==> flow/design.v (excerpt) <==
module fp32mult (
    input  wire [31:0] x1,
    input  wire [31:0] x2,
    input  wire        en,
    input  wire        rst,
    input  wire        clk,
    output wire [31:0] y,
    output wire        ready
);
    wire [31:0] x1_reg;
    wire [31:0] x2_reg;
    fullreg #(32) reg_x1 (.clk(clk), .rst(rst), .clr(1'b0), .en(en), .d(x1), .q(x1_reg));
    fullreg #(32) reg_x2 (.clk(clk), .rst(rst), .clr(1'b0), .en(en), .d(x2), .q(x2_reg));
    wire sign1 = x1_reg[31];
    wire sign2 = x2_reg[31];
    wire [7:0] exp1 = x1_reg[30:23];
    wire [7:0] exp2 = x2_reg[30:23];
    wire [23:0] mant1 = {1'b1, x1_reg[22:0]};  
    wire [23:0] mant2 = {1'b1, x2_reg[22:0]};
    wire sign_result = sign1 ^ sign2;
    wire [7:0] exp_sum;
      wire en_d1;
    wire en_d2;
    exp_adder_bias exp_add_inst (
        .exp1(exp1),
        .exp2(exp2),
        .exp_out(exp_sum)
    );
    wire [47:0] mant_product;
    mult24 mult_inst (
        .a(mant1),
        .b(mant2),
        .p(mant_product)
    );
    wire [7:0] exp_norm;
    exp_normalizer exp_norm_inst (
        .msb_mult(mant_product[47]),
        .exp_in(exp_sum),
        .exp_out(exp_norm)
    );
    wire [23:0] mant_norm;
  ...
For scale: roughly 2,500 cells after synthesis, ~98 flip-flops, about 100 I/O pins, about 0.023 sq mm of cells after synthesis.
clock: 5.56 ns
lec_check: 0
cap_margin: 20
core_margin: 2
core_utilization: 72
place_density: 0.36
setup_slack_margin: 0.87
slew_margin: 20
tns_end_percent: 5
run.sh (not shown) runs the stock make flow with config.mk's settings and CLKGATE_MAP_FILE=.
The baseline completed, yet does not pass: setup timing.
Edit:
--- a/flow/config.mk
+++ b/flow/config.mk
@@ -10,3 +10 @@
-export CORE_UTILIZATION = 72
-export PLACE_DENSITY = 0.36
-export SETUP_SLACK_MARGIN = 0.87
+export CORE_UTILIZATION = 40
@@ -14 +11,0 @@
-export TNS_END_PERCENT = 5
==> flow/constraint.sdc (replaced) <==
create_clock -name core_clock -period 8.69 [get_ports {clk}]
set_input_delay 1.7380 -clock core_clock [delete_from_list [all_inputs] [get_ports {clk}]]
set_output_delay 1.7380 -clock core_clock [all_outputs]
set_load 0.01 [all_outputs]
Now the flow finished with timing, DRC and antenna clean.
Synthesized cell count stays the same.
Cell count climbs by 4.3%.
Cell area drops by 7.9%.
Non-clock buffer count drops by 223.
Worst setup slack gets better by 2000 ps.
Via count drops by 10%.
Fmax drops by 14%.
Edit:
--- a/flow/config.mk
+++ b/flow/config.mk
@@ -7,0 +8 @@
+export ABC_AREA = 1
@@ -10 +11,2 @@
-export CORE_UTILIZATION = 40
+export CORE_UTILIZATION = 64
+export CTS_CLUSTER_SIZE = 99
==> flow/constraint.sdc (replaced) <==
create_clock -name core_clock -period 6.72 [get_ports {clk}]
set_input_delay 1.3440 -clock core_clock [delete_from_list [all_inputs] [get_ports {clk}]]
set_output_delay 1.3440 -clock core_clock [all_outputs]
set_load 0.01 [all_outputs]
What happened: Worst hold slack got worse by 25 ps; first-iteration DRC count rises by well over a third; die area falls by a quarter to a third; worst setup slack got worse by 320 ps; wire length rises by a few percent.
Edit:
--- a/flow/config.mk
+++ b/flow/config.mk
@@ -8 +7,0 @@
-export ABC_AREA = 1
@@ -11 +10,2 @@
-export CORE_UTILIZATION = 64
+export CORE_UTILIZATION = 72
+export CTS_CLUSTER_DIAMETER = 374
@@ -12,0 +13 @@
+export PLACE_DENSITY = 0.36
@@ -13,0 +15 @@
+export TNS_END_PERCENT = 5
==> flow/constraint.sdc (replaced) <==
create_clock -name core_clock -period 5.56 [get_ports {clk}]
set_input_delay 1.1120 -clock core_clock [delete_from_list [all_inputs] [get_ports {clk}]]
set_output_delay 1.1120 -clock core_clock [all_outputs]
set_load 0.01 [all_outputs]
This time the run produced a layout that fails on setup timing.
Area after synthesis decreases by a little under a tenth.
Design area shrinks by a few percent.
Routed wire length shrinks by a few percent.
Via count is lower by roughly a tenth.
Worst hold slack gets better by 26 ps.
Worst setup slack got worse by 1700 ps.
Edit:
--- a/flow/config.mk
+++ b/flow/config.mk
@@ -10,3 +10 @@
-export CORE_UTILIZATION = 72
-export CTS_CLUSTER_DIAMETER = 374
-export CTS_CLUSTER_SIZE = 99
+export CORE_UTILIZATION = 65
@@ -13,0 +12 @@
+export SETUP_SLACK_MARGIN = 0.87
@@ -15 +13,0 @@
-export TNS_END_PERCENT = 5
==> flow/constraint.sdc (replaced) <==
create_clock -name core_clock -period 7.8 [get_ports {clk}]
set_input_delay 1.5600 -clock core_clock [delete_from_list [all_inputs] [get_ports {clk}]]
set_output_delay 1.5600 -clock core_clock [all_outputs]
set_load 0.01 [all_outputs]
=> Now the flow ran to the end with no violations. Wire length fell slightly. Sequential share of layout area went up by 0.38 points. Cell area shrinks slightly.
Edit:
--- a/flow/config.mk
+++ b/flow/config.mk
@@ -10,3 +10 @@
-export CORE_UTILIZATION = 65
-export PLACE_DENSITY = 0.36
-export SETUP_SLACK_MARGIN = 0.87
+export CORE_UTILIZATION = 40
==> flow/constraint.sdc (replaced) <==
create_clock -name core_clock -period 10.0 [get_ports {clk}]
set_input_delay 2.0000 -clock core_clock [delete_from_list [all_inputs] [get_ports {clk}]]
set_output_delay 2.0000 -clock core_clock [all_outputs]
set_load 0.01 [all_outputs]
=> The new run completed without violations. Worst hold slack improves by 4.4 ps. Clock-buffer cell count is lower by 1. Synthesized area does not change. Setup slack is better by 660 ps.

Starting RTL as in the previous note.
export LEC_CHECK = 0
export CAP_MARGIN = 20
export CORE_MARGIN = 9
export CORE_UTILIZATION = 40
export CTS_CLUSTER_DIAMETER = 116
export CTS_CLUSTER_SIZE = 66
export GPL_ROUTABILITY_DRIVEN = 1
export HOLD_SLACK_MARGIN = -0.03
export MAX_ROUTING_LAYER = met4
export PLACE_DENSITY_LB_ADDON = 0.17
export SLEW_MARGIN = 5
export TNS_END_PERCENT = 45
create_clock -name core_clock -period 10.0 [get_ports {clk}]
The baseline went through all stages and came out clean.
==> next run, changes <==
Settings changed: CORE_MARGIN 9 to 2, CORE_UTILIZATION 40 to 55, CTS_CLUSTER_DIAMETER 116 to 200, CTS_CLUSTER_SIZE 66 to 100, GPL_ROUTABILITY_DRIVEN 1 to unset, HOLD_SLACK_MARGIN -0.03 to unset, MAX_ROUTING_LAYER met4 to unset, PLACE_DENSITY set to 0.86, PLACE_DENSITY_LB_ADDON 0.17 to unset, SLEW_MARGIN 5 to 20, TNS_END_PERCENT 45 to 25.
After rerunning: The new run completed without violations. Final cell count came out lower by 7.3%. Clock skew hardly moves. Wire length decreases by 5.2%. Global-route usage goes up by 9.9 points. Count of clock-buffer cells in the layout came out lower by 2. Final area fell by 1.7%. Sequential cell count is unchanged. Register-to-register slack got worse by 0.18 ns. Via count climbs by 6.0%. Die size shrinks by 35%.
==> next run, changes <==
Settings changed: CORE_UTILIZATION 55 to 32, PLACE_DENSITY 0.86 to unset, TNS_END_PERCENT 25 to 20.
Result: Maximum frequency is higher by a few percent; global-route usage is lower by 13 points; final cell count is higher by about a fifth; utilization is lower by 24 points; sequential share of layout area is lower by 0.25 points; cell area is higher by a few percent; worst hold slack improved by 0.0093 ns; via count is lower by a little under a tenth; setup slack improved by 0.50 ns.
==> next run, changes <==
Settings changed: ABC_AREA set to 0, CELL_PAD_IN_SITES_GLOBAL_PLACEMENT set to 1, CORE_ASPECT_RATIO set to 1.48, CORE_MARGIN 2 to 10, CORE_UTILIZATION 32 to 48, CTS_CLUSTER_DIAMETER 200 to unset, CTS_CLUSTER_SIZE 100 to 45, SLEW_MARGIN 20 to 25, TNS_END_PERCENT 20 to unset.
Routed wire length came out higher by 16%. Core utilization climbs by 17 points. Worst setup slack is worse by 0.35 ns. Die area drops by 23%. Cell area fell by 1.7%. Flip-flop count stays the same.
==> next run, changes <==
Settings changed: ABC_AREA 0 to 1, CELL_PAD_IN_SITES_GLOBAL_PLACEMENT 1 to unset, CORE_ASPECT_RATIO 1.48 to unset, CTS_CLUSTER_SIZE 45 to unset, SLEW_MARGIN 25 to 20.
The changed run passed the timing, DRC and antenna checks.
Design area is higher by 7.5%.
Setup slack gains 1.2 ns.
Utilization came out lower by 0.20 points.
Via count grows by 14%.
Worst hold slack got worse by 0.027 ns.
Clock skew came out higher by 0.0054 ns.
==> next run, changes <==
Settings changed: ABC_AREA 1 to unset, CORE_MARGIN 10 to 2, CORE_UTILIZATION 48 to 40, MAX_ROUTING_LAYER set to met4, SLEW_MARGIN 20 to 5.
After rerunning: The new run completed with no timing, DRC or antenna violations; global-route usage came out higher by 0.34 points; non-clock buffer count increases by 1; sequential share of layout area rises by 0.56 points; register-to-register slack loses 1.1 ns.

Starting RTL as in the previous note.
make LEC_CHECK=0 CAP_MARGIN=20 CORE_MARGIN=2 CORE_UTILIZATION=65 SLEW_MARGIN=20 finish   # period 6.78 ns
The first run finished but failed the layout checks on negative setup slack.
Edit:
CORE_UTILIZATION = 63   (was 65)
CTS_CLUSTER_DIAMETER = 200   (was not set)
CTS_CLUSTER_SIZE = 100   (was not set)
clock period = 10.0 ns   (was 6.78 ns; I/O delays follow)
After rerunning: The new run completed with no timing, DRC or antenna violations; via count fell by 8.3%; core utilization fell by 12 points; critical path depth fell by 1; die size rose by 3.1%; clock skew fell by 0.0040 ns; wire length fell by 9.3%.

The RTL this note starts from:
==> flow/design.v <==
module fullreg #(  parameter N = 16 )(
    input [N-1:0] d,
    output reg [N-1:0] q,
    input clk,
    input en,
    input clr,  
    input rst   
    );
always @(posedge clk,posedge rst) begin
    if(rst)
        q<=0;
    else    
    if(en==1)begin
        if(clr)
            q<=0;
        else
            q<=d;
    end
end
endmodule
module exp_adder_bias (
    input  wire [7:0] exp1,    
    input  wire [7:0] exp2,    
    output wire [7:0] exp_out  
);
    wire [8:0] sum;            
    wire [8:0] sum_minus_bias;
    assign sum = exp1 + exp2;
    assign sum_minus_bias = sum - 9'd127;
    assign exp_out = sum_minus_bias[7:0];
endmodule
module exp_normalizer (
    input  wire        msb_mult,    
    input  wire [7:0]  exp_in,      
    output wire [7:0]  exp_out      
);
    assign exp_out = msb_mult ? (exp_in + 8'd1) : exp_in;
endmodule
module mantissa_normalizer (
    input  wire [47:0] mult_out,    
    output wire [23:0] mant_out     
);
    assign mant_out = mult_out[47] ? 
                      mult_out[47:24] : 
                      mult_out[46:23];
endmodule
module mult24 (
    input  wire [23:0] a,    
    input  wire [23:0] b,    
    output wire [47:0] p     
);
    assign p = $unsigned(a) * $unsigned(b);
endmodule
module fp32mult (
    input  wire [31:0] x1,
    input  wire [31:0] x2,
    input  wire        en,
    input  wire        rst,
    input  wire        clk,
    output wire [31:0] y,
    output wire        ready
);
    wire [31:0] x1_reg;
    wire [31:0] x2_reg;
    fullreg #(32) reg_x1 (.clk(clk), .rst(rst), .clr(1'b0), .en(en), .d(x1), .q(x1_reg));
    fullreg #(32) reg_x2 (.clk(clk), .rst(rst), .clr(1'b0), .en(en), .d(x2), .q(x2_reg));
    wire sign1 = x1_reg[31];
    wire sign2 = x2_reg[31];
    wire [7:0] exp1 = x1_reg[30:23];
    wire [7:0] exp2 = x2_reg[30:23];
    wire [23:0] mant1 = {1'b1, x1_reg[22:0]};  
    wire [23:0] mant2 = {1'b1, x2_reg[22:0]};
    wire sign_result = sign1 ^ sign2;
    wire [7:0] exp_sum;
      wire en_d1;
    wire en_d2;
    exp_adder_bias exp_add_inst (
        .exp1(exp1),
        .exp2(exp2),
        .exp_out(exp_sum)
    );
    wire [47:0] mant_product;
    mult24 mult_inst (
        .a(mant1),
        .b(mant2),
        .p(mant_product)
    );
    wire [7:0] exp_norm;
    exp_normalizer exp_norm_inst (
        .msb_mult(mant_product[47]),
        .exp_in(exp_sum),
        .exp_out(exp_norm)
    );
    wire [23:0] mant_norm;
    mantissa_normalizer mant_norm_inst (
        .mult_out(mant_product),
        .mant_out(mant_norm)
    );
    wire [31:0] result_comb;
    assign result_comb = {sign_result, exp_norm, mant_norm[22:0]};
    fullreg #(32) reg_out (
        .clk(clk),
        .rst(rst),
        .clr(1'b0),
        .en(en_d1),
        .d(result_comb),
        .q(y)
    );
    fullreg #(1) reg_en_stage1 (
        .clk(clk),
        .rst(rst),
        .clr(1'b0),
        .en(1'b1),
        .d(en),
        .q(en_d1)
    );
    fullreg #(1) reg_en_stage2 (
        .clk(clk),
        .rst(rst),
        .clr(1'b0),
        .en(1'b1),
        .d(en_d1),
        .q(en_d2)
    );
    assign ready = en_d2;
endmodule
Settings: LEC_CHECK=0, CAP_MARGIN=35, CORE_MARGIN=2, CORE_UTILIZATION=71, GPL_ROUTABILITY_DRIVEN=1, MIN_ROUTING_LAYER=met1, PLACE_DENSITY_LB_ADDON=0.02, SLEW_MARGIN=20, TNS_END_PERCENT=95; clock period 7.19 ns.
The starting point passed the timing, DRC and antenna checks.
Next try:
--- a/flow/config.mk
+++ b/flow/config.mk
@@ -8,8 +8,9 @@
 export CAP_MARGIN = 35
 export CORE_MARGIN = 2
-export CORE_UTILIZATION = 71
+export CORE_UTILIZATION = 72
 export GPL_ROUTABILITY_DRIVEN = 1
 export MIN_ROUTING_LAYER = met1
-export PLACE_DENSITY_LB_ADDON = 0.02
+export PLACE_DENSITY = 0.59
+export SETUP_SLACK_MARGIN = -0.43
 export SLEW_MARGIN = 20
 export TNS_END_PERCENT = 95
==> flow/constraint.sdc (replaced) <==
create_clock -name core_clock -period 5.74 [get_ports {clk}]
set_input_delay 1.1480 -clock core_clock [delete_from_list [all_inputs] [get_ports {clk}]]
set_output_delay 1.1480 -clock core_clock [all_outputs]
set_load 0.01 [all_outputs]
With this change the flow produced a layout that fails on negative setup slack.
Core utilization goes up by 8.8 points.
Design area goes up by 8.0%.
Final cell count goes up by 4.4%.
Die size goes down by 1.4%.
Next try:
==> flow/config.mk (replaced) <==
export PLATFORM = sky130hd
export DESIGN_NAME = fp32mult
export DESIGN_NICKNAME = fp32mult
export VERILOG_FILES = /design/flow/design.v
export SDC_FILE = /design/flow/constraint.sdc
export NUM_CORES = 4
export LEC_CHECK = 0
export CAP_MARGIN = 20
export CORE_MARGIN = 2
export CORE_UTILIZATION = 72
export PLACE_DENSITY_LB_ADDON = 0.08
export SLEW_MARGIN = 20
==> flow/constraint.sdc (replaced) <==
create_clock -name core_clock -period 7.14 [get_ports {clk}]
set_input_delay 1.4280 -clock core_clock [delete_from_list [all_inputs] [get_ports {clk}]]
set_output_delay 1.4280 -clock core_clock [all_outputs]
set_load 0.01 [all_outputs]
The new run finished but fails on negative setup slack.
First-iteration DRC count falls by about a fifth.
Die area is unchanged.
Flip-flop count is unchanged.
Next try:
--- a/flow/config.mk
+++ b/flow/config.mk
@@ -9,4 +9,5 @@
 export CORE_MARGIN = 2
 export CORE_UTILIZATION = 72
-export PLACE_DENSITY_LB_ADDON = 0.08
+export PLACE_DENSITY_LB_ADDON = 0.0
+export SETUP_SLACK_MARGIN = 2.16
 export SLEW_MARGIN = 20
==> flow/constraint.sdc (replaced) <==
create_clock -name core_clock -period 7.35 [get_ports {clk}]
set_input_delay 1.4700 -clock core_clock [delete_from_list [all_inputs] [get_ports {clk}]]
set_output_delay 1.4700 -clock core_clock [all_outputs]
set_load 0.01 [all_outputs]
Now the flow finished clean.
Count of clock-buffer cells in the layout went down by 1.
Wire length went up by 1.7%.
Die size stays the same.
Next try:
--- a/flow/config.mk
+++ b/flow/config.mk
@@ -8,6 +8,4 @@
 export CAP_MARGIN = 20
 export CORE_MARGIN = 2
-export CORE_UTILIZATION = 72
-export PLACE_DENSITY_LB_ADDON = 0.0
-export SETUP_SLACK_MARGIN = 2.16
+export CORE_UTILIZATION = 50
 export SLEW_MARGIN = 20
==> flow/constraint.sdc (replaced) <==
create_clock -name core_clock -period 8.69 [get_ports {clk}]
set_input_delay 1.7380 -clock core_clock [delete_from_list [all_inputs] [get_ports {clk}]]
set_output_delay 1.7380 -clock core_clock [all_outputs]
set_load 0.01 [all_outputs]
Effect: Clock-buffer cell count stays the same; cell count rises by 1.3%; routed wire length goes down by 11%; via count falls by 11%; fmax went down by 13%; worst hold slack is worse by 0.014 ns; area after synthesis is unchanged; critical path depth falls by 2; first-iteration DRC count came out lower by 47%.
